==> flow/design.v <==
module adder_floating_point(
							input logic signed [31:0]  operand_normalized_ieee_a , operand_normalized_ieee_b , 
							output logic signed [31:0]  final_sum , 
							output logic zero ,
							output logic overflow ,
							output logic underflow ,
							input logic op 
							);
logic carrynan;
logic signed [24:0]  fraction_a , fraction_b ; 
logic signed [24:0] sum ; 
logic [7:0] exponent_a , exponent_b , positive_difference , biggest_exponent;
logic signB;
always_comb
	begin
	sum = 0;
	carrynan = 0;
	overflow = 0;
	underflow = 0;
	signB=op^operand_normalized_ieee_b[31];
		fraction_a [22:0] = operand_normalized_ieee_a [22:0] ;
		fraction_a[23] = 1 ;
		fraction_a[24] = 0 ;
		exponent_a = operand_normalized_ieee_a [30:23] ;
		fraction_b [22:0] = operand_normalized_ieee_b [22:0] ;
		fraction_b[23] = 1 ;
		fraction_b[24] = 0 ;
		exponent_b = operand_normalized_ieee_b [30:23] ;
	if(exponent_a >= exponent_b)
		begin	
			positive_difference = exponent_a - exponent_b;
			fraction_b >>>= positive_difference ;
			biggest_exponent = exponent_a ; 
		end
	else 
		begin
			positive_difference = exponent_b - exponent_a;
			fraction_a>>>= positive_difference ;
			biggest_exponent = exponent_b;
		end
		if (&exponent_a & ~&exponent_b)
			final_sum = operand_normalized_ieee_a ;
		else if (&exponent_b & ~&exponent_a)
			begin	
			final_sum[30:0] = operand_normalized_ieee_b[30:0] ;
			final_sum[31] = signB ;
			end
		else if (&exponent_a & &exponent_b )
			begin
					if (operand_normalized_ieee_a[31] != signB)
							final_sum = 32'b01111111100000000000000000000001 ;
						else 
							begin
								{carrynan,final_sum[22:0]} = fraction_a + fraction_b ;
								final_sum[31] = operand_normalized_ieee_a[31];
								final_sum [30:23] = biggest_exponent ;
								if(carrynan)
									final_sum = 32'b01111111100000000000000000000001 ;
							end
			end
		else if ((operand_normalized_ieee_a==0)&(operand_normalized_ieee_b==0))
						final_sum = 32'b0;
		else if ((~&exponent_a & ~&exponent_b) & (operand_normalized_ieee_a[22:0] == operand_normalized_ieee_b[22:0]) & (operand_normalized_ieee_a[31] != signB) & (exponent_a == exponent_b) )
						final_sum = 32'b0;
			else
				begin
if(operand_normalized_ieee_a[31]==signB)
begin
		sum = fraction_a + fraction_b;	
		final_sum[31]=operand_normalized_ieee_a[31];
		if (sum[24] == 1 )
		begin
			biggest_exponent= biggest_exponent + 1 ;
			sum=sum>>1;
end					
end
else
if (exponent_a > exponent_b)
begin
			sum = fraction_a - fraction_b;	
      final_sum[31]=operand_normalized_ieee_a[31];
end
else if (exponent_a < exponent_b)
  begin
		sum = fraction_b - fraction_a;	
final_sum[31]=signB;
end
else if (fraction_a>=fraction_b)
  begin
		sum=fraction_a - fraction_b;
    final_sum[31]=operand_normalized_ieee_a[31];
end
else
  begin
		sum=fraction_b - fraction_a;
	final_sum[31]=signB;
	end
        if (sum[23]==0)
        for(int i =0 ; i<=23;i=i+1)	
        begin
          if(sum[23]==0)
          begin
            if (biggest_exponent>=1) 
            begin	
            biggest_exponent=biggest_exponent-1;
            sum=sum<<1;
            end
          end
        end
 if (sum[24] == 1 )
		begin
			biggest_exponent= biggest_exponent + 1 ;
			sum=sum>>1;
			end     
final_sum[30:23]=biggest_exponent;
final_sum[22:0]=sum[22:0];
		end
if (biggest_exponent == 0)
			begin
			underflow = 1 ; 
			end
else if (biggest_exponent > 8'd254)
			begin
			overflow = 1 ;
			end
zero = (~|final_sum);
end
endmodule
module fp_adder_top (
    input  logic        clk,
    input  logic        rst,
    input  logic        start,
    input  logic [31:0] operand_normalized_ieee_a,
    input  logic [31:0] operand_normalized_ieee_b,
    input  logic        op,
    output logic [31:0] final_sum,
    output logic        finish,
    output logic        zero,
    output logic        overflow,
    output logic        underflow
);
  logic [31:0] a_q, b_q;
  logic        op_q, valid_q;
  logic [31:0] sum_d;
  logic        zero_d, overflow_d, underflow_d;
  always_ff @(posedge clk) begin
    a_q  <= operand_normalized_ieee_a;
    b_q  <= operand_normalized_ieee_b;
    op_q <= op;
    if (rst) valid_q <= 1'b0;
    else     valid_q <= start;
  end
  adder_floating_point u_add (
      .operand_normalized_ieee_a(a_q),
      .operand_normalized_ieee_b(b_q),
      .final_sum(sum_d),
      .zero(zero_d),
      .overflow(overflow_d),
      .underflow(underflow_d),
      .op(op_q)
  );
  always_ff @(posedge clk) begin
    final_sum <= sum_d;
    zero      <= zero_d;
    overflow  <= overflow_d;
    underflow <= underflow_d;
    if (rst) finish <= 1'b0;
    else     finish <= valid_q;
  end
endmodule
==> flow/constraint.sdc <==
create_clock -name core_clock -period 62.2 [get_ports {clk}]
set_input_delay 12.4400 -clock core_clock [delete_from_list [all_inputs] [get_ports {clk}]]
set_output_delay 12.4400 -clock core_clock [all_outputs]
set_load 0.01 [all_outputs]
==> flow/config.mk <==
export PLATFORM = sky130hd
export DESIGN_NAME = fp_adder_top
export DESIGN_NICKNAME = fp_adder_top
export VERILOG_FILES = /design/flow/design.v
export SDC_FILE = /design/flow/constraint.sdc
export NUM_CORES = 4
export LEC_CHECK = 0
export CAP_MARGIN = 20
export CELL_PAD_IN_SITES_GLOBAL_PLACEMENT = 1
export CORE_ASPECT_RATIO = 1.98
export CORE_MARGIN = 2
export CORE_UTILIZATION = 66
export MIN_ROUTING_LAYER = met1
export PLACE_DENSITY_LB_ADDON = 0.03
export SETUP_SLACK_MARGIN = 5.0
export SLEW_MARGIN = 20
export TNS_END_PERCENT = 85
==> flow/run.sh <==
#!/bin/bash
# the make line also repeats each setting of config.mk as NAME=value (left out here)
make -C /OpenROAD-flow-scripts/flow DESIGN_CONFIG=/design/flow/config.mk WORK_HOME=/design/flow/orfs CLKGATE_MAP_FILE= finish
==> CHANGELOG.md, run 1 <==
### Implementation results

- Top logic family: AND-OR/OR-AND gates
- Number of cells in Yosys stat: 4446
- XOR Share, Synth: 0.0432
- Core area: 0.0461 mm²
- Complex Gates by Area: 0.355
- EDFF count, synth: 0
- Most common reg cell: dfxtp_1
- YS warnings: 2
- Die Span X: 157 µm
- Distinct cells, synth: 180
- Top cell area share: 0.0960
- Ys async rst share: 0
- Synth top cell by count: nand2_1
- Avg Cell Area, Syn: 6.92 µm²
- MUX share of area: 0.130
- Row Count: 111
- Core Util at FP: 0.667
- Yosys adder share: 0.0585
- Cells after Synth: 4446
- Net count after synthesis: 4654
- Chip area: 0.0484 mm²
- Die Y: 308 µm
- Top cells by area: mux2i_1 (9.6%), dfxtp_1 (6.6%), a21oi_1 (6.3%)
- Status: aborted with a tool error
- Ys flops: 102
- Seq share, synth: 0.0664
- Post-synth area from yosys stat: 0.0308 mm²
- Failed at: global placement without I/O (3_1_place_gp_skip_io)
- Mapped Area: 0.0308 mm²
- Tool error: [ERROR FLW-0024] Place density exceeds 1.0 (current PLACE_DENSITY_LB_ADDON =  0.03). Please check if the value of  PLACE_DENSITY_LB_ADDON is between 0 and 0.99.
- Yosys simple share: 0.280
- Most frequent cells after synthesis: nand2_1 (518), nor2_1 (498), a21oi_1 (390), mux2i_1 (295), o21ai_0 (278)
- Yosys top cell by area: mux2i_1
==> run 2: changes to the inputs <==
- CELL_PAD_IN_SITES_GLOBAL_PLACEMENT: 1 -> default
- CORE_ASPECT_RATIO: 1.98 -> default
- CORE_UTILIZATION: 66 -> 72
- CTS_CLUSTER_DIAMETER: default -> 358
- CTS_CLUSTER_SIZE: default -> 14
- HOLD_SLACK_MARGIN: default -> -0.08
- MAX_ROUTING_LAYER: default -> met4
- MIN_ROUTING_LAYER: met1 -> default
- PLACE_DENSITY_LB_ADDON: 0.03 -> 0.29
- SETUP_SLACK_MARGIN: 5.0 -> -1.6
- TNS_END_PERCENT: 85 -> 30
- clock period: 62.2 -> 21.4 ns (I/O delays scaled with it)
==> CHANGELOG.md, run 2 <==
### Implementation results

- Status: aborted with a tool error
- Failed at: detailed placement (3_5_place_dp)
- Tool error: [ERROR DPL-0038] Utilization greater than 100%, impossible to legalize
- Number of cells in Yosys stat: 4446 (unchanged)
- MUX share of area: 0.130 (unchanged)
- Avg Cell Area, Syn: 6.92 µm² (unchanged)
- IO Count: 104
- XOR Share, Synth: 0.0432 (unchanged)
- Distinct cells, synth: 180 (unchanged)
- Net count after synthesis: 4654 (unchanged)
- Mapped Area: 0.0308 mm² (unchanged)
- Synth top cell by count: nand2_1
- Ys async rst share: 0 (unchanged)
- Die Y: 211 µm (-32%)
- Ys flops: 102 (unchanged)
- PortBufs: 103
- YS warnings: 2 (unchanged)
- Yosys top cell by area: mux2i_1
- Top logic family: AND-OR/OR-AND gates
- Seq share, synth: 0.0664 (unchanged)
- EDFF count, synth: 0 (unchanged)
- Die Span X: 211 µm (+34%)
- Top cell area share: 0.0960 (unchanged)
- Complex Gates by Area: 0.355 (unchanged)
- Most frequent cells after synthesis: nand2_1 (518), nor2_1 (498), a21oi_1 (390), mux2i_1 (295), o21ai_0 (278)
- Core Util at FP: 0.732 (+0.0646)
- Top cells by area: mux2i_1 (9.6%), dfxtp_1 (6.6%), a21oi_1 (6.3%)
- Yosys adder share: 0.0585 (unchanged)
- Row Count: 75 (-32%)
- Yosys simple share: 0.280 (unchanged)
- Chip area: 0.0444 mm² (-8.4%)
- Most common reg cell: dfxtp_1
- Post-synth area from yosys stat: 0.0308 mm² (unchanged)
- Core area: 0.0420 mm² (-8.8%)
- Gpl congestion: 1.30
- Cells after Synth: 4446 (unchanged)
==> run 2: per-stage QoR <==
stage                   std cells  setup TNS (ps)  hold WS (ps)
after floorplan              4446         -551380           414
after global placement       6443         -405120           437
==> run 3: changes to the inputs <==
- ABC_AREA: default -> 1
- CELL_PAD_IN_SITES_DETAIL_PLACEMENT: default -> 1
- CELL_PAD_IN_SITES_GLOBAL_PLACEMENT: default -> 1
- CORE_ASPECT_RATIO: default -> 1.83
- CORE_MARGIN: 2 -> 8
- CORE_UTILIZATION: 72 -> 15
- CTS_CLUSTER_DIAMETER: 358 -> 174
- CTS_CLUSTER_SIZE: 14 -> default
- GPL_ROUTABILITY_DRIVEN: default -> 0
- GPL_TIMING_DRIVEN: default -> 0
- HOLD_SLACK_MARGIN: -0.08 -> default
- MAX_ROUTING_LAYER: met4 -> default
- PLACE_DENSITY: default -> 0.89
- PLACE_DENSITY_LB_ADDON: 0.29 -> default
- SETUP_SLACK_MARGIN: -1.6 -> 5.0
- SLEW_MARGIN: 20 -> 40
- TNS_END_PERCENT: 30 -> 50
- clock period: 21.4 -> 25.9 ns (I/O delays scaled with it)
==> CHANGELOG.md, run 3 <==
### Implementation results

- Htree depth: 3
- Most common reg cell: dfxtp_1
- Distinct cells, synth: 65 (-64%)
- Mapped Area: 0.0271 mm² (-12%)
- Synth top cell by count: nand2_1
- MUX share of area: 0.00960 (-0.120)
- Most frequent cells after synthesis: nand2_1 (1708), inv_1 (786), o21ai_0 (596), nor2_1 (394), nand3_1 (361)
- Chip area: 0.195 mm² (+340%)
- Core Util at FP: 0.151 (-0.581)
- Clk buf depth: 2
- Row Count: 211 (+180%)
- Yosys adder share: 0.0660 (+0.00751)
- Seq share, synth: 0.0753 (+0.00895)
- Avg Cell Area, Syn: 5.14 µm² (-26%)
- Ys async rst share: 0 (unchanged)
- EDFF count, synth: 0 (unchanged)
- Ys flops: 102 (unchanged)
- Die Y: 591 µm (+180%)
- Complex Gates by Area: 0.199 (-0.156)
- Core area: 0.180 mm² (+330%)
- Top cell area share: 0.237 (+0.141)
- Number of cells in Yosys stat: 5276 (+19%)
- Root buffer cell: clkbuf_16
- YS warnings: 2 (unchanged)
- Top logic family: simple AND/OR/NAND/NOR gates
- Hpwl dp: 104000 µm
- Cells after Synth: 5276 (+19%)
- Placed cell area: 0.0324 mm²
- Yosys top cell by area: nand2_1
- PortBufs: 103 (unchanged)
- Post-synth area from yosys stat: 0.0271 mm² (-12%)
- XOR Share, Synth: 0.0242 (-0.0190)
- Net count after synthesis: 5484 (+18%)
- TritonCTS Buffers: 9
- Top cells by area: nand2_1 (24%), o21ai_0 (11%), inv_1 (11%)
- Status: aborted with a tool error
- Failed at: global routing (5_1_grt)
- Clk sinks: 102
- Yosys simple share: 0.471 (+0.191)
- IO Count: 104 (unchanged)
- Hold_buf cts: 0
- Die Span X: 330 µm (+57%)
==> run 3: timing repair <==
| item | CTS |
|---|---|
| setup endpoints to repair | 34 |
| resized | 443 |
| setup buffers | 296 |
| gates cloned | 3 |
| pin swaps | 255 |
| hold endpoints to repair | 0 |
==> run 3: metrics by stage <==
| step | std cells | hold WS, ps | TNS (ps) | setup slack (ps) |
|---|---|---|---|---|
| after floorplan | 5276 | 388 | -430 | -212 |
| after global placement | 7722 | 403 | -162110 | -5580 |
| after detailed placement | 7722 | 412 | -187520 | -6340 |
| after CTS | 8037 | 451 | -25660 | -1260 |
==> run 4: changes to the inputs <==
- CAP_MARGIN: 20 -> 0
- CELL_PAD_IN_SITES_DETAIL_PLACEMENT: 1 -> default
- CELL_PAD_IN_SITES_GLOBAL_PLACEMENT: 1 -> default
- CORE_ASPECT_RATIO: 1.83 -> default
- CORE_MARGIN: 8 -> 2
- CORE_UTILIZATION: 15 -> 69
- CTS_CLUSTER_DIAMETER: 174 -> 166
- CTS_CLUSTER_SIZE: default -> 96
- GPL_ROUTABILITY_DRIVEN: 0 -> default
- GPL_TIMING_DRIVEN: 0 -> default
- PLACE_DENSITY: 0.89 -> 0.37
- SETUP_SLACK_MARGIN: 5.0 -> default
- SLEW_MARGIN: 40 -> 20
- TNS_END_PERCENT: 50 -> 10
- clock period: 25.9 -> 23.1 ns (I/O delays scaled with it)
==> CHANGELOG.md, run 4 <==
### Implementation results

- XOR Share, Synth: 0.0242 (unchanged)
- YS warnings: 2 (unchanged)
- Top cells by area: nand2_1 (24%), o21ai_0 (11%), inv_1 (11%)
- Core Util at FP: 0.700 (+0.549)
- Chip area: 0.0409 mm² (-79%)
- Net count after synthesis: 5484 (unchanged)
- EDFF count, synth: 0 (unchanged)
- IO Count: 104 (unchanged)
- Gpl congestion: 1.26
- Seq share, synth: 0.0753 (unchanged)
- Tool error: [ERROR DPL-0033] detailed placement checks failed during check placement.
- Failed at: detailed placement (3_5_place_dp)
- Post-synth area from yosys stat: 0.0271 mm² (unchanged)
- Yosys adder share: 0.0660 (unchanged)
- Die Span X: 202 µm (-39%)
- PortBufs: 103 (unchanged)
- Status: aborted with a tool error
- Number of cells in Yosys stat: 5276 (unchanged)
- Complex Gates by Area: 0.199 (unchanged)
- Yosys simple share: 0.471 (unchanged)
- Most common reg cell: dfxtp_1
- Ys async rst share: 0 (unchanged)
- Yosys top cell by area: nand2_1
- MUX share of area: 0.00960 (unchanged)
- Most frequent cells after synthesis: nand2_1 (1708), inv_1 (786), o21ai_0 (596), nor2_1 (394), nand3_1 (361)
- Mapped Area: 0.0271 mm² (unchanged)
- Die Y: 202 µm (-66%)
- Row Count: 72 (-66%)
- Top logic family: simple AND/OR/NAND/NOR gates
- Cells after Synth: 5276 (unchanged)
- Core area: 0.0387 mm² (-78%)
- Synth top cell by count: nand2_1
- Avg Cell Area, Syn: 5.14 µm² (unchanged)
- Ys flops: 102 (unchanged)
- Distinct cells, synth: 65 (unchanged)
- Top cell area share: 0.237 (unchanged)
[run 4: per-stage QoR]
stage	cell area, µm²	instances
3_3_place_gp	37900	6864
2_1_floorplan	28400	5276
==> run 5: changes to the inputs <==
- CAP_MARGIN: 0 -> 25
- CELL_PAD_IN_SITES_GLOBAL_PLACEMENT: default -> 0
- CORE_UTILIZATION: 69 -> 71
- CTS_CLUSTER_DIAMETER: 166 -> 256
- CTS_CLUSTER_SIZE: 96 -> 72
- PLACE_DENSITY: 0.37 -> default
- PLACE_DENSITY_LB_ADDON: default -> 0.25
- SETUP_SLACK_MARGIN: default -> -1.45
- TNS_END_PERCENT: 10 -> default
- clock period: 23.1 -> 25.6 ns (I/O delays scaled with it)
==> CHANGELOG.md, run 5 <==
### Implementation results

- Status: aborted with a tool error
- Failed at: clock tree synthesis (4_1_cts)
- Tool error: [ERROR DPL-0033] detailed placement checks failed during check placement.
- YS warnings: 2 (unchanged)
- Core Util at FP: 0.720 (+0.0199)
- Chip area: 0.0398 mm² (-2.8%)
- Top logic family: simple AND/OR/NAND/NOR gates
- Row Count: 71 (-1.4%)
- Avg Cell Area, Syn: 5.14 µm² (unchanged)
- Yosys adder share: 0.0660 (unchanged)
- Hpwl dp: 101000 µm
- Placed cell count: 6604
- Top cell area share: 0.237 (unchanged)
- Complex Gates by Area: 0.199 (unchanged)
- XOR Share, Synth: 0.0242 (unchanged)
- Post-synth area from yosys stat: 0.0271 mm² (unchanged)
- Distinct cells, synth: 65 (unchanged)
- Top cells by area: nand2_1 (24%), o21ai_0 (11%), inv_1 (11%)
- Yosys top cell by area: nand2_1
- Net count after synthesis: 5484 (unchanged)
- Core area: 0.0377 mm² (-2.8%)
- IO Count: 104 (unchanged)
- Seq share, synth: 0.0753 (unchanged)
- PortBufs: 103 (unchanged)
- MUX share of area: 0.00960 (unchanged)
- Most frequent cells after synthesis: nand2_1 (1708), inv_1 (786), o21ai_0 (596), nor2_1 (394), nand3_1 (361)
- Gpl congestion: 1.29 (+2.5%)
- Dpl ws: -3110 ps
- Yosys simple share: 0.471 (unchanged)
- Number of cells in Yosys stat: 5276 (unchanged)
- Ys async rst share: 0 (unchanged)
- Die Y: 199 µm (-1.4%)
- Ys flops: 102 (unchanged)
- Die Span X: 199 µm (-1.4%)
- Mapped Area: 0.0271 mm² (unchanged)
- EDFF count, synth: 0 (unchanged)
- Synth top cell by count: nand2_1
- Most common reg cell: dfxtp_1
- Cells after Synth: 5276 (unchanged)
-- run 5: stage by stage --
stage          cell area [µm²]
3_3_place_gp             35200
3_5_place_dp             35200
2_1_floorplan            27600
==> run 6: changes to the inputs <==
- ABC_AREA: 1 -> default
- CAP_MARGIN: 25 -> 20
- CELL_PAD_IN_SITES_GLOBAL_PLACEMENT: 0 -> default
- CORE_UTILIZATION: 71 -> 40
- CTS_CLUSTER_DIAMETER: 256 -> default
- CTS_CLUSTER_SIZE: 72 -> default
- PLACE_DENSITY_LB_ADDON: 0.25 -> default
- SETUP_SLACK_MARGIN: -1.45 -> default
- clock period: 25.6 -> 25.3 ns (I/O delays scaled with it)
==> CHANGELOG.md, run 6 <==
## Flow update

- Post-synth area from yosys stat: 0.0308 mm² (+13%)
- Hold path depth: 1
- Worst-path cell with the longest stage delay: or4_4
- Ys flops: 102 (unchanged)
- Comb. cell area: 0.0296 mm²
- Average wire per standard cell: 19.5 µm
- Crit end category: register
- Tool warnings: 106
- Final hold vios: 0
- Critical path's top delay family: AND-OR/OR-AND gates
- Final tally of setup violations: 34
- Initial antenna violation count: 1
- Worst path arrival time: 34690 ps
- Largest fanout on the critical path: 6
- Vias per inst: 5.79
- Final period util: 1.36
- Top logic family: AND-OR/OR-AND gates
- P&R area growth vs syn: 59.3%
- Cells after Synth: 4446 (-16%)
- Crit path launch: a_q[23]$_DFF_P_
- First-pass GRT wire length: 216000 µm
- Clk buf depth: 2
- Min-Delay Path Class: register to register
- Minimum clock period: 34380 ps
- Slew headroom: 0.221
- Yosys simple share: 0.280 (-0.191)
- RSZ-0062 raised after global routing: true
- Yosys top cell by area: mux2i_1
- DRT iter0 DRCs: 3816
- Worst Min Path Start: valid_q$_SDFF_PP0_
- Die Y: 281 µm (+41%)
- Vias in the first global route: 39306
- Storage cell area: 0.00205 mm²
- Gr busiest metal: met2
- DRT Pass-1 Iters: 9
- Late-Pin Clk Latency: 390 ps
- Global route overflow: 0
- Core area: 0.0761 mm² (+100%)
- Register-to-register path setup slack: -9080 ps
- MUX share of area: 0.130 (+0.120)
- Violated checks: negative setup slack
- Nets: 6351
- R2R depth: 187
- Number of cells in Yosys stat: 4446 (-16%)
- Complex Gates by Area: 0.355 (+0.156)
- Gr usage total: 0.339
- Fin cells: 7178
- Status: failed layout checks
- Via count: 41594
- Hold Crit Endpoint: finish$_SDFF_PP0_
- Residual DRC: 0
- Net count after synthesis: 4654 (-15%)
- Max-slew violation count: 0
- Row Count: 101 (+42%)
- Met1 global-route usage: 0.458
- TritonCTS Buffers: 9
- Htree depth: 3
- Critical Path RT: 25610 ps
- Crit path launch type: register
- Final core occ: 0.644
- Distinct cells, synth: 180 (+180%)
- Worst Setup Slack, final: -9080 ps
- XOR Share, Synth: 0.0432 (+0.0190)
- EDFF count, synth: 0 (unchanged)
- Seq share, synth: 0.0664 (-0.00895)
- Most frequent cells after synthesis: nand2_1 (518), nor2_1 (498), a21oi_1 (390), mux2i_1 (295), o21ai_0 (278)
- Chip area: 0.0791 mm² (+99%)
- CP max stage delay: 520 ps
- PortBufs: 103 (unchanged)
- Antenna cell count: 0
- Root buffer cell: clkbuf_16
- Core Util at FP: 0.404 (-0.315)
- Worst Path Buf+Inv: 27
- RR Endpoint: zero$_DFF_P_
- M2 GR Usage: 0.533
- Filler cells: 6783
- Most used cell, CP: ha_4
- Crit path depth: 187
- Top cell area share: 0.0960 (-0.141)
- Yosys adder share: 0.0585 (-0.00751)
- Max-Cap Viols: 0
- Mapped Area: 0.0308 mm² (+13%)
- Placed cell count: 6988 (+5.8%)
- IO Count: 104 (unchanged)
- YS warnings: 2 (unchanged)
- Final wirelength: 140000 µm
- Avg Cell Area, Syn: 6.92 µm² (+35%)
- Antenna viol nets, final: 0
- Crit Reg-Reg Startpoint: a_q[23]$_DFF_P_
- GR Util met3: 0.0680
- Post-Route Setup TNS: -290660 ps
- Most common reg cell: dfxtp_1
- Transition time of the tightest slew-check pin: 1160 ps
- Largest net degree at the start of global routing: 52
- Clock transition at path regs: 90 ps
- CTS tree: built
- Die Span X: 281 µm (+41%)
- Hpwl dp: 113000 µm (+11%)
- Worst-case clock skew: 21.2 ps
- Clk sinks: 102
- Highest clock rate: 0.0291 GHz
- Ys async rst share: 0 (unchanged)
- Top cells by area: mux2i_1 (9.6%), dfxtp_1 (6.6%), a21oi_1 (6.3%)
- Synth top cell by count: nand2_1
- Critical Setup Path Class: register to register
- Gpl congestion: 1.06 (-18%)
- End point of the critical path: zero$_DFF_P_
## run 6: metal layers
| layer | vias up | wire [µm] |
|---|---|---|
| met2 | 1712 | 60300 |
| met3 | 344 | 12300 |
| li1 | 20035 | - |
| met5 | - | 0 |
| met4 | 0 | 5690 |
| met1 | 19503 | 61700 |
## run 6: stage by stage
| step | instance area, µm² | worst slack (ps) | hold WS (ps) |
|---|---|---|---|
| 6_report | 49000 | -9080 | 445 |
| 3_3_place_gp | 45500 | -9080 | 422 |
| 4_1_cts | 47900 | -8740 | 452 |
| 2_1_floorplan | 32300 | -12900 | 414 |
| 3_5_place_dp | 45500 | -9960 | 436 |
| 5_1_grt | 49000 | -10300 | 465 |
## run 6: area by class of cell
| type | instances | share of cell area |
|---|---|---|
| clock buffer | 9 | 0.00460 |
| sequential | 102 | 0.0418 |
| tap | 1030 | 0.0263 |
| multi-input combinational | 3928 | 0.604 |
| timing repair buffer | 1917 | 0.307 |
| clock inverter | 7 | 0.00186 |
| inverter | 185 | 0.0146 |
## run 6: repair_timing
action	4_1_cts	5_1_grt
setup buffers	112	67
setup endpoints to repair	34	34
cloned	4	0
pin swaps	131	122
gates resized	215	151
hold buffers	0	0
==> run 7: changes to the inputs <==
- ABC_AREA: default -> 1
- CAP_MARGIN: 20 -> 25
- CELL_PAD_IN_SITES_GLOBAL_PLACEMENT: default -> 0
- CORE_UTILIZATION: 40 -> 64
- CTS_CLUSTER_SIZE: default -> 12
- SETUP_SLACK_MARGIN: default -> 1.18
- clock period: 25.3 -> 35.4 ns (I/O delays scaled with it)
==> CHANGELOG.md, run 7 <==
## Flow update

- YS warnings: 2 (unchanged)
- Row Count: 75 (-26%)
- Final core occ: 0.703 (+0.0593)
- Vias per inst: 5.76 (-0.59%)
- First-pass GRT wire length: 145000 µm (-33%)
- Clk sinks: 102 (unchanged)
- Number of cells in Yosys stat: 5276 (+19%)
- Htree depth: 3 (unchanged)
- Gpl congestion: 1.12 (+5.5%)
- End point of the critical path: zero$_DFF_P_
- Hold Crit Endpoint: finish$_SDFF_PP0_
- Synth top cell by count: nand2_1
- Critical Setup Path Class: register to register
- Filler cells: 4014 (-41%)
- Worst Path Buf+Inv: 33 (+22%)
- Vias in the first global route: 28621 (-27%)
- PortBufs: 103 (unchanged)
- Yosys adder share: 0.0660 (+0.00751)
- RR Endpoint: zero$_DFF_P_
- Seq share, synth: 0.0753 (+0.00895)
- Met3 wire length: 10200 µm (-17%)
- Crit path launch type: register
- Crit Reg-Reg Startpoint: b_q[29]$_DFF_P_
- Final tally of setup violations: 0 (-100%)
- Final hold vios: 0 (unchanged)
- Crit end category: register
- Max-slew violation count: 0 (unchanged)
- Antenna viol nets, final: 0 (unchanged)
- Chip area: 0.0440 mm² (-44%)
- Most used cell, CP: nand2_1
- Hpwl dp: 76900 µm (-32%)
- Status: no timing/DRC/antenna violations
- Mapped Area: 0.0271 mm² (-12%)
- Most common reg cell: dfxtp_1
- Top layer in use: met4
- Critical Path RT: 35660 ps (+10050 ps)
- Worst path arrival time: 31940 ps (-2750 ps)
- Min-Delay Path Class: register to register
- Cells after Synth: 5276 (+19%)
- Metal2 WL: 41600 µm (-31%)
- Late-Pin Clk Latency: 370 ps (-20 ps)
- XOR Share, Synth: 0.0242 (-0.0190)
- Root buffer cell: clkbuf_16
- Gr usage total: 0.404 (+0.0653)
- Ys async rst share: 0 (unchanged)
- Post-synth area from yosys stat: 0.0271 mm² (-12%)
- Final wirelength: 96400 µm (-31%)
- Initial antenna violation count: 1 (unchanged)
- RSZ-0062 raised after global routing: false
- Core area: 0.0419 mm² (-45%)
- P&R area growth vs syn: 8.57%
- Global route overflow: 0 (unchanged)
- Tool warnings: 105 (-0.94%)
- Nets: 5492 (-14%)
- Avg Cell Area, Syn: 5.14 µm² (-26%)
- Die Span X: 210 µm (-25%)
- Max-Cap Viols: 0 (unchanged)
- R2R depth: 235 (+26%)
- Crit path launch: b_q[29]$_DFF_P_
- Top logic family: simple AND/OR/NAND/NOR gates
- Worst-case clock skew: 14.5 ps (-6.71 ps)
- Via count: 33571 (-19%)
- Largest fanout on the critical path: 39 (+33)
- Ys flops: 102 (unchanged)
- CP max stage delay: 480 ps (-40 ps)
- DRT Pass-1 Iters: 8 (-1)
- Average wire per standard cell: 16.5 µm (-15%)
- Critical path's top delay family: simple AND/OR/NAND/NOR gates
- Residual DRC: 0 (unchanged)
- Clk buf depth: 2 (unchanged)
- Die Y: 210 µm (-25%)
- IO Count: 104 (unchanged)
- Crit path depth: 235 (+26%)
- Worst-path cell with the longest stage delay: dfxtp_1
- Minimum clock period: 31680 ps (-2700 ps)
- Yosys simple share: 0.471 (+0.191)
- EDFF count, synth: 0 (unchanged)
- Clock transition at path regs: 80 ps (about the same)
- Net count after synthesis: 5484 (+18%)
- Top cells by area: nand2_1 (24%), o21ai_0 (11%), inv_1 (11%)
- Antenna cell count: 0 (unchanged)
- TritonCTS Buffers: 9 (unchanged)
- Largest net degree at the start of global routing: 57 (+9.6%)
- Yosys top cell by area: nand2_1
- Slew headroom: 0.331 (+0.110)
- CTS tree: built
- Top cell area share: 0.237 (+0.141)
- Register-to-register path setup slack: 3720 ps (+12800 ps)
- MUX share of area: 0.00960 (-0.120)
- DRT iter0 DRCs: 4020 (+5.3%)
- Distinct cells, synth: 65 (-64%)
- Most frequent cells after synthesis: nand2_1 (1708), inv_1 (786), o21ai_0 (596), nor2_1 (394), nand3_1 (361)
- Transition time of the tightest slew-check pin: 993 ps (-165 ps)
- Hold path depth: 2 (+1)
- Worst Min Path Start: valid_q$_SDFF_PP0_
- Hold_buf cts: 0 (unchanged)
- WL met1: 38900 µm (-37%)
- Core Util at FP: 0.648 (+0.243)
- Highest clock rate: 0.0316 GHz (+8.5%)
- Final period util: 0.895 (-0.464)
- Complex Gates by Area: 0.199 (-0.156)
-- run 7: final cells by class --
type	count	area, µm²	share of cell area
sequential	102	2050	0.0696
tap	539	674	0.0229
multi-input combinational	4123	21400	0.727
inverter	855	3230	0.110
timing repair inverter	3	20.0	0.000680
clock inverter	7	83.8	0.00285
timing repair buffer	190	1760	0.0599
clock buffer	9	225	0.00765
-- run 7: routing by layer --
layer / global-route usage / vias to the layer above
met5: 0 / -
met4: 0.207 / 0
met3: 0.0808 / 389
met2: 0.655 / 1804
met1: 0.510 / 14594
li1: - / 16784
-- run 7: through the flow --
stage	hold slack (ps)	TNS (ps)	instances	worst slack (ps)	area [µm²]
6_report	410	0	5828	3720	29400
2_1_floorplan	388	0	5276	6680	27100
4_1_cts	407	0	5785	1190	28700
3_3_place_gp	401	0	5762	624	28200
5_1_grt	444	0	5828	905	29400
3_5_place_dp	397	-1550	5764	-569	28200
-- run 7: what timing repair did --
action	in CTS	in global routing
resized	21	114
setup buffers	2	33
pin swaps	2	23
setup endpoints to repair	34	34
endpoints found under the hold margin	0	0
cloned	3	9
==> run 8: changes to the inputs <==
- ABC_AREA: 1 -> default
- CAP_MARGIN: 25 -> 20
- CELL_PAD_IN_SITES_GLOBAL_PLACEMENT: 0 -> default
- CORE_UTILIZATION: 64 -> 68
- CTS_CLUSTER_SIZE: 12 -> default
- MAX_ROUTING_LAYER: default -> met4
- SETUP_SLACK_MARGIN: 1.18 -> -2.0
- clock period: 35.4 -> 34.8 ns (I/O delays scaled with it)
==> CHANGELOG.md, run 8 <==
## Flow update

- TritonCTS Buffers: 9 (unchanged)
- End point of the critical path: zero$_DFF_P_
- Yosys top cell by area: mux2i_1
- Cells after Synth: 4446 (-16%)
- Yosys adder share: 0.0585 (-0.00751)
- Critical Setup Path Class: register to register
- Net count after synthesis: 4654 (-15%)
- Crit path launch type: register
- Final hold vios: 0 (unchanged)
- Fin cells: 5278 (-9.4%)
- Mapped Area: 0.0308 mm² (+13%)
- Status: failed layout checks
- Vias per inst: 7.11 (+23%)
- Die Span X: 217 µm (+3.3%)
- Synth top cell by count: nand2_1
- Hold_buf cts: 0 (unchanged)
- Critical path's top delay family: AND-OR/OR-AND gates
- Yosys simple share: 0.280 (-0.191)
- P&R area growth vs syn: 16.7%
- Residual DRC: 0 (unchanged)
- Distinct cells, synth: 180 (+180%)
- Minimum clock period: 36000 ps (+4320 ps)
- DRT Pass-1 Iters: 17 (+9)
- Top logic family: AND-OR/OR-AND gates
- Placed cell area: 0.0351 mm² (+25%)
- Clk buf depth: 2 (unchanged)
- Hold Crit Endpoint: finish$_SDFF_PP0_
- CTS tree: built
- Final tally of setup violations: 34 (+34)
- Crit path launch: a_q[23]$_DFF_P_
- Ys async rst share: 0 (unchanged)
- Worst Setup Slack, final: -1200 ps (-4920 ps)
- Htree depth: 3 (unchanged)
- Late-Pin Clk Latency: 400 ps (+30 ps)
- Worst-path cell with the longest stage delay: a31oi_4
- Dpl ws: -1340 ps (-768 ps)
- Max-slew violation count: 0 (unchanged)
- Critical Path RT: 35110 ps (-550 ps)
- Top cell area share: 0.0960 (-0.141)
- Seq share, synth: 0.0664 (-0.00895)
- Hpwl dp: 89100 µm (+16%)
- Highest clock rate: 0.0278 GHz (-12%)
- Min-Delay Path Class: register to register
- Final period util: 1.03 (+0.140)
- Via count: 37542 (+12%)
- Complex Gates by Area: 0.355 (+0.156)
- Final wirelength: 114000 µm (+18%)
- YS warnings: 2 (unchanged)
- Most common reg cell: dfxtp_1
- Final Cell Area: 0.0359 mm² (+22%)
- Crit path depth: 178 (-24%)
- Initial antenna violation count: 1 (unchanged)
- Die Y: 217 µm (+3.3%)
- CP max stage delay: 560 ps (+80 ps)
- Antenna viol nets, final: 0 (unchanged)
- Worst-case clock skew: 12.8 ps (-1.72 ps)
- RR Endpoint: zero$_DFF_P_
- Vias in the first global route: 32820 (+15%)
- EDFF count, synth: 0 (unchanged)
- Root buffer cell: clkbuf_16
- Register-to-register path setup slack: -1200 ps (-4920 ps)
- Slew headroom: 0.165 (-0.166)
- Worst path arrival time: 36310 ps (+4370 ps)
- Worst Path Buf+Inv: 21 (-36%)
- Hold path depth: 1 (-1)
- DRT iter0 DRCs: 6526 (+62%)
- Row Count: 77 (+2.7%)
- Worst Min Path Start: valid_q$_SDFF_PP0_
- Crit end category: register
- Global route overflow: 0 (unchanged)
- Crit Reg-Reg Startpoint: a_q[23]$_DFF_P_
- Tool warnings: 108 (+2.9%)
- Chip area: 0.0469 mm² (+6.7%)
- Largest fanout on the critical path: 10 (-74%)
- Core area: 0.0444 mm² (+6.1%)
- Post-synth area from yosys stat: 0.0308 mm² (+13%)
- Nets: 4886 (-11%)
- Most used cell, CP: ha_4
- Clock transition at path regs: 80 ps (about the same)
- Largest net degree at the start of global routing: 58 (+1.8%)
- Gr usage total: 0.469 (+0.0644)
- Average wire per standard cell: 21.6 µm (+31%)
- Top cells by area: mux2i_1 (9.6%), dfxtp_1 (6.6%), a21oi_1 (6.3%)
- Avg Cell Area, Syn: 6.92 µm² (+35%)
- R2R depth: 178 (-24%)
- PortBufs: 103 (unchanged)
- Transition time of the tightest slew-check pin: 1240 ps (+248 ps)
- IO Count: 104 (unchanged)
- Ys flops: 102 (unchanged)
- Max-Cap Viols: 0 (unchanged)
- Placed cell count: 5244 (-9.0%)
- Core Util at FP: 0.692 (+0.0449)
- MUX share of area: 0.130 (+0.120)
- Most frequent cells after synthesis: nand2_1 (518), nor2_1 (498), a21oi_1 (390), mux2i_1 (295), o21ai_0 (278)
- RSZ-0062 raised after global routing: true
- Violated checks: negative setup slack
- XOR Share, Synth: 0.0432 (+0.0190)
- Gpl congestion: 1.21 (+8.5%)
- Clk sinks: 102 (unchanged)
- First-pass GRT wire length: 176000 µm (+22%)
- Number of cells in Yosys stat: 4446 (-16%)
-- run 8: area by class of cell --
class,count,area (µm²)
Multi-Input combinational cell,3928,28400
Timing Repair Buffer,452,3700
Antenna cell,3,7.51
Sequential cell,102,2050
Tap cell,592,741
Clock buffer,9,225
Clock inverter,7,86.3
Fill cell,3295,8510
Inverter,185,708
-- run 8: metal layers --
metal / global-route usage / up-vias / routed length [µm]
li1: - / 17098 / -
met1: 0.624 / 17119 / 46600
met2: 0.667 / 2718 / 45700
met3: 0.147 / 607 / 16400
met4: 0.153 / 0 / 5220
met5: - / - / 0
-- run 8: what timing repair did --
item / CTS / global route
gates resized: 0 / 84
setup endpoints to repair: 0 / 34
buffers inserted: 0 / 17
-- run 8: per-stage QoR --
stage | hold WS, ps | setup TNS (ps) | utilization
2_1_floorplan | 414 | -95140 | -
4_1_cts | 494 | -32770 | 0.797
3_5_place_dp | 471 | -23850 | 0.790
6_report | 491 | -19740 | 0.808
3_3_place_gp | 439 | -397 | 0.790
5_1_grt | 502 | -67300 | 0.808
==> run 9: changes to the inputs <==
- ABC_AREA: default -> 1
- CELL_PAD_IN_SITES_GLOBAL_PLACEMENT: default -> 1
- CORE_UTILIZATION: 68 -> 15
- GPL_ROUTABILITY_DRIVEN: default -> 0
- MAX_ROUTING_LAYER: met4 -> default
- SETUP_SLACK_MARGIN: -2.0 -> default
- SLEW_MARGIN: 20 -> 5
- TNS_END_PERCENT: default -> 25
- clock period: 34.8 -> 59.1 ns (I/O delays scaled with it)
==> CHANGELOG.md, run 9 <==
## Flow update

- PortBufs: 103 (unchanged)
- Top cells by area: nand2_1 (24%), o21ai_0 (11%), inv_1 (11%)
- Register-to-register path setup slack: 15130 ps (+16330 ps)
- XOR Share, Synth: 0.0242 (-0.0190)
- TritonCTS Buffers: 9 (unchanged)
- Top cell area share: 0.237 (+0.141)
- Critical path's top delay family: simple AND/OR/NAND/NOR gates
- Top logic family: simple AND/OR/NAND/NOR gates
- Worst Min Path Start: valid_q$_SDFF_PP0_
- Initial antenna violation count: 6 (+5)
- Avg Cell Area, Syn: 5.14 µm² (-26%)
- Core area: 0.180 mm² (+310%)
- Crit Reg-Reg Startpoint: a_q[23]$_DFF_P_
- Average wire per standard cell: 14.9 µm (-31%)
- Fin cells: 7582 (+44%)
- Worst Path Buf+Inv: 45 (+110%)
- Global route overflow: 0 (unchanged)
- Worst-path cell with the longest stage delay: buf_4
- Distinct cells, synth: 65 (-64%)
- Synth top cell by count: nand2_1
- Clk sinks: 102 (unchanged)
- P&R area growth vs syn: 12.8%
- MUX share of area: 0.00960 (-0.120)
- First-pass GRT wire length: 171000 µm (-3.2%)
- Vias per inst: 4.23 (-41%)
- Chip area: 0.184 mm² (+290%)
- Clock transition at path regs: 80 ps (about the same)
- Placed cell count: 7562 (+44%)
- R2R depth: 256 (+44%)
- Critical Path RT: 59410 ps (+24300 ps)
- Most frequent cells after synthesis: nand2_1 (1708), inv_1 (786), o21ai_0 (596), nor2_1 (394), nand3_1 (361)
- Critical Setup Path Class: register to register
- Worst path arrival time: 44290 ps (+7980 ps)
- Late-Pin Clk Latency: 390 ps (about the same)
- Transition time of the tightest slew-check pin: 1020 ps (-220 ps)
- Final hold vios: 0 (unchanged)
- Gr usage total: 0.116 (-0.352)
- Most common reg cell: dfxtp_1
- Number of cells in Yosys stat: 5276 (+19%)
- Post_cts resized: 0 (unchanged)
- Final wirelength: 113000 µm (-0.83%)
- Root buffer cell: clkbuf_16
- Crit path depth: 256 (+44%)
- Post-synth area from yosys stat: 0.0271 mm² (-12%)
- Core Util at FP: 0.150 (-0.542)
- Filler cells: 21229 (+540%)
- Die Y: 429 µm (+98%)
- Min-Delay Path Class: register to register
- Clk buf depth: 2 (unchanged)
- Seq share, synth: 0.0753 (+0.00895)
- Htree depth: 3 (unchanged)
- Die Span X: 429 µm (+98%)
- Final core occ: 0.170 (-0.639)
- Max-slew violation count: 0 (unchanged)
- DRT iter0 DRCs: 2825 (-57%)
- Hpwl dp: 95900 µm (+7.6%)
- Net count after synthesis: 5484 (+18%)
- Tool warnings: 103 (-4.6%)
- Slew headroom: 0.318 (+0.153)
- IO Count: 104 (unchanged)
- Mapped Area: 0.0271 mm² (-12%)
- Max-Cap Viols: 0 (unchanged)
- Crit path launch: a_q[23]$_DFF_P_
- Nets: 5412 (+11%)
- Yosys adder share: 0.0660 (+0.00751)
- Antenna viol nets, final: 0 (unchanged)
- Largest net degree at the start of global routing: 100 (+72%)
- Residual DRC: 0 (unchanged)
- RR Endpoint: zero$_DFF_P_
- Hold path depth: 2 (+1)
- Ys flops: 102 (unchanged)
- DRT Pass-1 Iters: 6 (-11)
- YS warnings: 2 (unchanged)
- Minimum clock period: 43970 ps (+7970 ps)
- Yosys simple share: 0.471 (+0.191)
- EDFF count, synth: 0 (unchanged)
- Final tally of setup violations: 0 (-100%)
- Ys async rst share: 0 (unchanged)
- Worst-case clock skew: 11.3 ps (-1.48 ps)
- Yosys top cell by area: nand2_1
- Cells after Synth: 5276 (+19%)
- Most used cell, CP: nand2_1
- Status: no timing/DRC/antenna violations
- Hold_buf cts: 0 (unchanged)
- Highest clock rate: 0.0227 GHz (-18%)
- Storage cell area: 0.00204 mm² (-0.31%)
- Final Cell Area: 0.0306 mm² (-15%)
- Row Count: 156 (+100%)
- Comb. cell area: 0.0209 mm² (-26%)
- Crit path launch type: register
- Hold Crit Endpoint: finish$_SDFF_PP0_
- CTS tree: built
- RSZ-0062 raised after global routing: false
- Complex Gates by Area: 0.199 (-0.156)
- Largest fanout on the critical path: 99 (+89)
- End point of the critical path: zero$_DFF_P_
- CP max stage delay: 780 ps (+220 ps)
- Placed cell area: 0.0302 mm² (-14%)
- Vias in the first global route: 29314 (-11%)
- Via count: 32064 (-15%)
- Crit end category: register
- Post-Route Setup TNS: 0 ps (+19740 ps)
- Post-CTS Setup Inserts: 0 (unchanged)
- Final period util: 0.744 (-0.290)
-- run 9: stage by stage --
stage / setup slack (ps) / hold slack, ps
floorplan: 30380 / 388
CTS: 15280 / 414
finish: 15130 / 411
detailed placement: 15440 / 400
global placement: 16040 / 395
global route: 9650 / 447
-- run 9: layout make-up --
type / count / share of cell area
antenna: 3 / 0.000246
clock buffer: 11 / 0.00794
clock inverter: 5 / 0.00209
inverter: 855 / 0.105
multi-input combinational: 4115 / 0.683
sequential: 102 / 0.0668
tap: 2370 / 0.0970
timing repair buffer: 121 / 0.0382
-- run 9: metal layers --
metal	global-route usage	up-vias	wire length (µm)	share of wire
li1	-	16581	-	-
met3	0.0110	128	5960	0.053
met2	0.195	901	51300	0.45
met4	0.0321	4	3210	0.028
met1	0.158	14450	52400	0.46
met5	0	-	23	0.00020
==> run 10: changes to the inputs <==
- ABC_AREA: 1 -> default
- CELL_PAD_IN_SITES_GLOBAL_PLACEMENT: 1 -> default
- CORE_UTILIZATION: 15 -> 40
- GPL_ROUTABILITY_DRIVEN: 0 -> default
- SETUP_SLACK_MARGIN: default -> -1.35
- SLEW_MARGIN: 5 -> 20
- TNS_END_PERCENT: 25 -> default
- clock period: 59.1 -> 38.9 ns (I/O delays scaled with it)
==> CHANGELOG.md, run 10 <==
## Flow update

- Synth top cell by count: nand2_1
- Register-to-register path setup slack: 830 ps (-14290 ps)
- Top cells by area: mux2i_1 (9.6%), dfxtp_1 (6.6%), a21oi_1 (6.3%)
- Gpl congestion: 1.02
- Crit path depth: 180 (-30%)
- Core Util at FP: 0.404 (+0.254)
- Distinct cells, synth: 180 (+180%)
- Clock transition at path regs: 80 ps (about the same)
- Via count: 35391 (+10%)
- Fin cells: 5672 (-25%)
- Top logic family: AND-OR/OR-AND gates
- CP max stage delay: 580 ps (-200 ps)
- R2R depth: 180 (-30%)
- Critical path's top delay family: AND-OR/OR-AND gates
- Residual DRC: 0 (unchanged)
- Tool warnings: 103 (unchanged)
- Crit end category: register
- Gr usage total: 0.301 (+0.185)
- Most used cell, CP: ha_1
- Final hold vios: 0 (unchanged)
- Transition time of the tightest slew-check pin: 1070 ps (+53.1 ps)
- DRT iter0 DRCs: 3746 (+33%)
- Max-slew violation count: 0 (unchanged)
- Top cell area share: 0.0960 (-0.141)
- DRT Pass-1 Iters: 7 (+1)
- MUX share of area: 0.130 (+0.120)
- Yosys simple share: 0.280 (-0.191)
- Vias per inst: 6.24 (+48%)
- PortBufs: 103 (unchanged)
- Worst-case clock skew: 10.7 ps (-0.620 ps)
- Antenna cell count: 0 (-3)
- Hpwl dp: 101000 µm (+5.6%)
- Worst Min Path Start: valid_q$_SDFF_PP0_
- Cells after Synth: 4446 (-16%)
- Initial antenna violation count: 1 (-5)
- Number of cells in Yosys stat: 4446 (-16%)
- Crit path launch: a_q[23]$_DFF_P_
- IO Count: 104 (unchanged)
- Vias in the first global route: 32480 (+11%)
- Root buffer cell: clkbuf_16
- XOR Share, Synth: 0.0432 (+0.0190)
- Antenna viol nets, final: 0 (unchanged)
- Crit Reg-Reg Startpoint: a_q[23]$_DFF_P_
- Clk buf depth: 2 (unchanged)
- Complex Gates by Area: 0.355 (+0.156)
- Min-Delay Path Class: register to register
- Placed cell count: 5616 (-26%)
- Seq share, synth: 0.0664 (-0.00895)
- Clk sinks: 102 (unchanged)
- Chip area: 0.0791 mm² (-57%)
- CTS tree: built
- Critical Setup Path Class: register to register
- TritonCTS Buffers: 9 (unchanged)
- Highest clock rate: 0.0263 GHz (+16%)
- Largest net degree at the start of global routing: 58 (-42%)
- Global route overflow: 0 (unchanged)
- Final period util: 0.979 (+0.234)
- Critical Path RT: 39180 ps (-20230 ps)
- Yosys top cell by area: mux2i_1
- Final wirelength: 125000 µm (+10%)
- Final Cell Area: 0.0350 mm² (+14%)
- Mapped Area: 0.0308 mm² (+13%)
- Final core occ: 0.460 (+0.290)
- Worst-path cell with the longest stage delay: or4_4
- Ys async rst share: 0 (unchanged)
- Hold Crit Endpoint: finish$_SDFF_PP0_
- Yosys adder share: 0.0585 (-0.00751)
- Most frequent cells after synthesis: nand2_1 (518), nor2_1 (498), a21oi_1 (390), mux2i_1 (295), o21ai_0 (278)
- YS warnings: 2 (unchanged)
- Status: no timing/DRC/antenna violations
- Late-Pin Clk Latency: 370 ps (-20 ps)
- Row Count: 101 (-35%)
- Core area: 0.0761 mm² (-58%)
- Htree depth: 3 (unchanged)
- Max-Cap Viols: 0 (unchanged)
- Die Span X: 281 µm (-34%)
- Nets: 4845 (-10%)
- Worst path arrival time: 38350 ps (-5940 ps)
- Hold path depth: 1 (-1)
- Largest fanout on the critical path: 19 (-81%)
- Most common reg cell: dfxtp_1
- P&R area growth vs syn: 13.8%
- Post-synth area from yosys stat: 0.0308 mm² (+13%)
- Placed cell area: 0.0341 mm² (+13%)
- Ys flops: 102 (unchanged)
- Slew headroom: 0.278 (-0.0403)
- Worst Path Buf+Inv: 25 (-44%)
- EDFF count, synth: 0 (unchanged)
- First-pass GRT wire length: 191000 µm (+12%)
- End point of the critical path: zero$_DFF_P_
- Minimum clock period: 38070 ps (-5910 ps)
- Average wire per standard cell: 22.0 µm (+48%)
- Final tally of setup violations: 0 (unchanged)
- Die Y: 281 µm (-34%)
- Crit path launch type: register
- Net count after synthesis: 4654 (-15%)
- Filler cells: 7897 (-63%)
- RR Endpoint: zero$_DFF_P_
- Avg Cell Area, Syn: 6.92 µm² (+35%)
## run 10: final cells by class
class	instances	area, µm²	share of cell area
Tap cell	1030	1290	0.0368
Sequential cell	102	2040	0.0584
Inverter	185	696	0.0199
Clock inverter	7	63.8	0.00182
Multi-Input combinational cell	3930	27300	0.780
Clock buffer	9	225	0.00644
Timing Repair Buffer	409	3380	0.0965
## run 10: routing by layer
metal | track usage | vias up | share of wire
met1 | 0.413 | 16780 | 0.45
met5 | 0 | - | 0.000096
met2 | 0.499 | 1327 | 0.46
met3 | 0.0328 | 249 | 0.063
li1 | - | 17033 | -
met4 | 0.0784 | 2 | 0.028
## run 10: timing repair
action / 4_1_cts / 5_1_grt
endpoints found under the setup margin: 1 / 34
gates resized: 2 / 59
pin swaps: 0 / 30
buffers inserted: 0 / 38
gates cloned: 0 / 4
hold buffers: 0 / 0
## run 10: stage by stage
step	setup slack (ps)	setup TNS, ps	hold slack (ps)
global placement	-311	-771	435
finish	834	0	441
floorplan	-1330	-25360	414
CTS	-1100	-13880	447
detailed placement	-1180	-16820	430
global route	-1500	-26800	474
==> run 11: changes to the inputs <==
- ABC_AREA: default -> 0
- CAP_MARGIN: 20 -> 25
- CELL_PAD_IN_SITES_DETAIL_PLACEMENT: default -> 0
- CELL_PAD_IN_SITES_GLOBAL_PLACEMENT: default -> 0
- CORE_ASPECT_RATIO: default -> 1.99
- CORE_MARGIN: 2 -> 5
- CORE_UTILIZATION: 40 -> 46
- CTS_CLUSTER_DIAMETER: default -> 332
- CTS_CLUSTER_SIZE: default -> 12
- GPL_ROUTABILITY_DRIVEN: default -> 0
- MAX_ROUTING_LAYER: default -> met5
- PLACE_DENSITY: default -> 0.42
- SETUP_SLACK_MARGIN: -1.35 -> default
- SLEW_MARGIN: 20 -> 5
- TNS_END_PERCENT: default -> 30
- clock period: 38.9 -> 61.6 ns (I/O delays scaled with it)
==> CHANGELOG.md, run 11 <==
## Flow update

- Cells after Synth: 4446 (unchanged)
- Post-Route Setup TNS: 0 ps (unchanged)
- Placed cell area: 0.0323 mm² (-5.2%)
- Yosys simple share: 0.280 (unchanged)
- DRT iter0 DRCs: 2693 (-28%)
- Most frequent cells after synthesis: nand2_1 (518), nor2_1 (498), a21oi_1 (390), mux2i_1 (295), o21ai_0 (278)
- Most common reg cell: dfxtp_1
- Final wirelength: 148000 µm (+19%)
- Average wire per standard cell: 27.8 µm (+26%)
- Max-slew violation count: 0 (unchanged)
- Worst path arrival time: 55950 ps (+17600 ps)
- Clk buf depth: 2 (unchanged)
- Max-Cap Viols: 0 (unchanged)
- Htree depth: 3 (unchanged)
- Register-to-register path setup slack: 5940 ps (+5110 ps)
- Crit path launch: a_q[23]$_DFF_P_
- Clock transition at path regs: 80 ps (about the same)
- Ys flops: 102 (unchanged)
- IO Count: 104 (unchanged)
- Transition time of the tightest slew-check pin: 1260 ps (+183 ps)
- Antenna viol nets, final: 0 (unchanged)
- Final tally of setup violations: 0 (unchanged)
- Gr usage total: 0.387 (+0.0862)
- Net count after synthesis: 4654 (unchanged)
- Late-Pin Clk Latency: 410 ps (+40 ps)
- EDFF count, synth: 0 (unchanged)
- Top cell area share: 0.0960 (unchanged)
- Crit Reg-Reg Startpoint: a_q[23]$_DFF_P_
- Chip area: 0.0724 mm² (-8.4%)
- Synth top cell by count: nand2_1
- TritonCTS Buffers: 9 (unchanged)
- Dpl ws: 6430 ps (+7610 ps)
- Critical Setup Path Class: register to register
- MUX share of area: 0.130 (unchanged)
- Worst Min Path Start: valid_q$_SDFF_PP0_
- Row Count: 133 (+32%)
- RR Endpoint: zero$_DFF_P_
- P&R area growth vs syn: 6.58%
- Crit path depth: 195 (+8.3%)
- Global route overflow: 0 (unchanged)
- Critical Path RT: 61890 ps (+22710 ps)
- Worst-case clock skew: 17.9 ps (+7.18 ps)
- Worst Setup Slack, final: 5940 ps (+5110 ps)
- Post_cts resized: 0 (-2)
- Initial antenna violation count: 12 (+11)
- XOR Share, Synth: 0.0432 (unchanged)
- Crit path launch type: register
- Ys async rst share: 0 (unchanged)
- Via count: 35647 (+0.72%)
- Hold path depth: 1 (unchanged)
- Number of cells in Yosys stat: 4446 (unchanged)
- Most used cell, CP: ha_1
- Seq share, synth: 0.0664 (unchanged)
- Avg Cell Area, Syn: 6.92 µm² (unchanged)
- Hold Crit Endpoint: finish$_SDFF_PP0_
- Critical path's top delay family: AND-OR/OR-AND gates
- Vias in the first global route: 35226 (+8.5%)
- Top cells by area: mux2i_1 (9.6%), dfxtp_1 (6.6%), a21oi_1 (6.3%)
- Largest fanout on the critical path: 61 (+42)
- Worst-path cell with the longest stage delay: a21oi_1
- Residual DRC: 0 (unchanged)
- CTS tree: built
- Min-Delay Path Class: register to register
- Hpwl dp: 119000 µm (+17%)
- R2R depth: 195 (+8.3%)
- Core area: 0.0662 mm² (-13%)
- Vias per inst: 6.71 (+7.5%)
- Crit end category: register
- Minimum clock period: 55660 ps (+17590 ps)
- Core Util at FP: 0.464 (+0.0601)
- Final hold vios: 0 (unchanged)
- Top logic family: AND-OR/OR-AND gates
- Die Span X: 193 µm (-31%)
- Tool warnings: 105 (+1.9%)
- Post-synth area from yosys stat: 0.0308 mm² (unchanged)
- Yosys adder share: 0.0585 (unchanged)
- Complex Gates by Area: 0.355 (unchanged)
- Hold_buf cts: 0 (unchanged)
- Nets: 4635 (-4.3%)
- Die Y: 375 µm (+33%)
- Mapped Area: 0.0308 mm² (unchanged)
- Final period util: 0.904 (-0.0751)
- Worst Path Buf+Inv: 36 (+44%)
- DRT Pass-1 Iters: 9 (+2)
- Distinct cells, synth: 180 (unchanged)
- Slew headroom: 0.157 (-0.120)
- PortBufs: 103 (unchanged)
- RSZ-0062 raised after global routing: false
- Status: no timing/DRC/antenna violations
- End point of the critical path: zero$_DFF_P_
- Clk sinks: 102 (unchanged)
- Final Cell Area: 0.0328 mm² (-6.3%)
- First-pass GRT wire length: 217000 µm (+14%)
- YS warnings: 2 (unchanged)
- Largest net degree at the start of global routing: 62 (+6.9%)
- Highest clock rate: 0.0180 GHz (-32%)
- Filler cells: 7167 (-9.2%)
- CP max stage delay: 920 ps (+340 ps)
- Root buffer cell: clkbuf_16
- Yosys top cell by area: mux2i_1
- Post-CTS Setup Inserts: 0 (unchanged)
==> run 11: area by class of cell <==
| cell class | count | area [µm²] | area share |
|---|---|---|---|
| Sequential cell | 102 | 2040 | 0.0623 |
| Clock inverter | 7 | 62.6 | 0.00191 |
| Clock buffer | 9 | 225 | 0.00687 |
| Antenna cell | 7 | 17.5 | 0.000534 |
| Inverter | 185 | 696 | 0.0212 |
| Tap cell | 877 | 1100 | 0.0335 |
| Timing Repair Buffer | 201 | 1790 | 0.0547 |
| Multi-Input combinational cell | 3928 | 26800 | 0.819 |
==> run 11: per-layer routing <==
layer,vias up,GRT usage,share of wire
met1,16431,0.315,0.30
li1,16566,-,-
met3,907,0.0985,0.064
met2,1737,0.719,0.51
met4,6,0.402,0.13
met5,-,0,0.00026
==> run 11: metrics by stage <==
step	instances	util	hold WS, ps
after global placement	5278	0.488	450
after detailed placement	5279	0.488	443
after floorplan	4446	-	414
after CTS	5295	0.492	464
after global routing	5311	0.495	474
final	5316	0.495	462
==> run 12: changes to the inputs <==
- ABC_AREA: 0 -> 1
- CAP_MARGIN: 25 -> 20
- CELL_PAD_IN_SITES_DETAIL_PLACEMENT: 0 -> default
- CELL_PAD_IN_SITES_GLOBAL_PLACEMENT: 0 -> default
- CORE_ASPECT_RATIO: 1.99 -> default
- CORE_MARGIN: 5 -> 2
- CORE_UTILIZATION: 46 -> 15
- CTS_CLUSTER_DIAMETER: 332 -> default
- CTS_CLUSTER_SIZE: 12 -> default
- MAX_ROUTING_LAYER: met5 -> default
- PLACE_DENSITY: 0.42 -> default
- TNS_END_PERCENT: 30 -> default
- clock period: 61.6 -> 40.0 ns (I/O delays scaled with it)
==> CHANGELOG.md, run 12 <==
## Flow update

- Register-to-register path setup slack: 4480 ps (-1460 ps)
- RR Endpoint: zero$_DFF_P_
- Critical path's top delay family: simple AND/OR/NAND/NOR gates
- Cells after Synth: 5276 (+19%)
- Clk buf depth: 2 (unchanged)
- Worst Path Buf+Inv: 46 (+28%)
- Final wirelength: 93600 µm (-37%)
- Antenna viol nets, final: 0 (unchanged)
- Final core occ: 0.172 (-0.322)
- Largest net degree at the start of global routing: 64 (+3.2%)
- MUX share of area: 0.00960 (-0.120)
- Crit end category: register
- Htree depth: 3 (unchanged)
- Highest clock rate: 0.0282 GHz (+57%)
- Mapped Area: 0.0271 mm² (-12%)
- Clock transition at path regs: 100 ps (+20 ps)
- Fin cells: 7606 (+43%)
- DRT Pass-1 Iters: 8 (-1)
- End point of the critical path: zero$_DFF_P_
- CP max stage delay: 460 ps (-460 ps)
- Synth top cell by count: nand2_1
- Hpwl dp: 76700 µm (-35%)
- Global route overflow: 0 (unchanged)
- Post-synth area from yosys stat: 0.0271 mm² (-12%)
- Clk sinks: 102 (unchanged)
- Yosys top cell by area: nand2_1
- Status: no timing/DRC/antenna violations
- Worst-case clock skew: 19.5 ps (+1.62 ps)
- Critical Path RT: 40290 ps (-21600 ps)
- Core Util at FP: 0.150 (-0.314)
- Die Y: 429 µm (+14%)
- Max-slew violation count: 0 (unchanged)
- Min-Delay Path Class: register to register
- Final period util: 0.888 (-0.0155)
- Worst Min Path Start: valid_q$_SDFF_PP0_
- Core area: 0.180 mm² (+170%)
- Row Count: 156 (+17%)
- Placed cell count: 7571 (+43%)
- Most used cell, CP: nand2_1
- YS warnings: 2 (unchanged)
- Critical Setup Path Class: register to register
- Crit path launch type: register
- Top logic family: simple AND/OR/NAND/NOR gates
- XOR Share, Synth: 0.0242 (-0.0190)
- PortBufs: 103 (unchanged)
- Hold path depth: 2 (+1)
- Crit path launch: b_q[30]$_DFF_P_
- Transition time of the tightest slew-check pin: 944 ps (-313 ps)
- Yosys adder share: 0.0660 (+0.00751)
- Top cells by area: nand2_1 (24%), o21ai_0 (11%), inv_1 (11%)
- Minimum clock period: 35520 ps (-20140 ps)
- Most frequent cells after synthesis: nand2_1 (1708), inv_1 (786), o21ai_0 (596), nor2_1 (394), nand3_1 (361)
- Nets: 5438 (+17%)
- Dpl ws: 590 ps (-5840 ps)
- DRT iter0 DRCs: 3083 (+14%)
- Residual DRC: 0 (unchanged)
- Hold Crit Endpoint: finish$_SDFF_PP0_
- Yosys simple share: 0.471 (+0.191)
- Seq share, synth: 0.0753 (+0.00895)
- Average wire per standard cell: 12.3 µm (-56%)
- Top cell area share: 0.237 (+0.141)
- Slew headroom: 0.369 (+0.212)
- Filler cells: 21100 (+190%)
- Net count after synthesis: 5484 (+18%)
- Most common reg cell: dfxtp_1
- Ys flops: 102 (unchanged)
- EDFF count, synth: 0 (unchanged)
- Gr usage total: 0.0951 (-0.292)
- Crit path depth: 259 (+33%)
- P&R area growth vs syn: 14.6%
- CTS tree: built
- R2R depth: 259 (+33%)
- Complex Gates by Area: 0.199 (-0.156)
- Chip area: 0.184 mm² (+150%)
- Distinct cells, synth: 65 (-64%)
- Final hold vios: 0 (unchanged)
- Final tally of setup violations: 0 (unchanged)
- Hold Slack: 410 ps (-52.1 ps)
- Number of cells in Yosys stat: 5276 (+19%)
- Avg Cell Area, Syn: 5.14 µm² (-26%)
- Vias per inst: 4.19 (-38%)
- Die Span X: 429 µm (+120%)
- Crit Reg-Reg Startpoint: b_q[30]$_DFF_P_
- TritonCTS Buffers: 9 (unchanged)
- Late-Pin Clk Latency: 380 ps (-30 ps)
- First-pass GRT wire length: 147000 µm (-32%)
- Worst path arrival time: 35810 ps (-20140 ps)
- Initial antenna violation count: 4 (-8)
- Worst-path cell with the longest stage delay: fa_1
- Vias in the first global route: 28274 (-20%)
- Tool warnings: 103 (-1.9%)
- IO Count: 104 (unchanged)
- Via count: 31873 (-11%)
- Root buffer cell: clkbuf_16
- Largest fanout on the critical path: 47 (-23%)
- Max-Cap Viols: 0 (unchanged)
- Ys async rst share: 0 (unchanged)
- Worst Setup Slack, final: 4480 ps (-1460 ps)
==> run 12: layout make-up <==
class | count | area [µm²] | share of cell area
clock buffers | 9 | 225 | 0.00725
multi-input cells | 4121 | 21200 | 0.682
inverters | 855 | 3220 | 0.104
flip-flops and latches | 102 | 2040 | 0.0658
diodes | 1 | 2.50 | 0.0000805
repair buffers | 139 | 1330 | 0.0428
well taps | 2370 | 2970 | 0.0954
repair inverters | 2 | 15.0 | 0.000483
clock inverters | 7 | 81.3 | 0.00262
==> run 12: through the flow <==
| stage | TNS (ps) | area, µm² |
|---|---|---|
| after floorplan | 0 | 27100 |
| after global placement | 0 | 30300 |
| after detailed placement | 0 | 30300 |
| after CTS | 0 | 30600 |
| after global routing | -35.6 | 31100 |
| final | 0 | 31100 |
==> run 12: repair_timing <==
action | 4_1_cts | 5_1_grt
endpoints found under the setup margin | 0 | 34
buffers inserted | 0 | 10
gates resized | 0 | 53
hold buffers | 0 | 0
==> run 12: per-layer routing <==
| metal | GRT usage | share of wire | wire length, µm | up-vias |
|---|---|---|---|---|
| li1 | - | - | - | 16654 |
| met1 | 0.129 | 0.45 | 42100 | 13909 |
| met2 | 0.155 | 0.44 | 40800 | 1103 |
| met3 | 0.0143 | 0.082 | 7680 | 205 |
| met4 | 0.0266 | 0.032 | 2950 | 2 |
| met5 | 0 | 0.00015 | 14 | - |
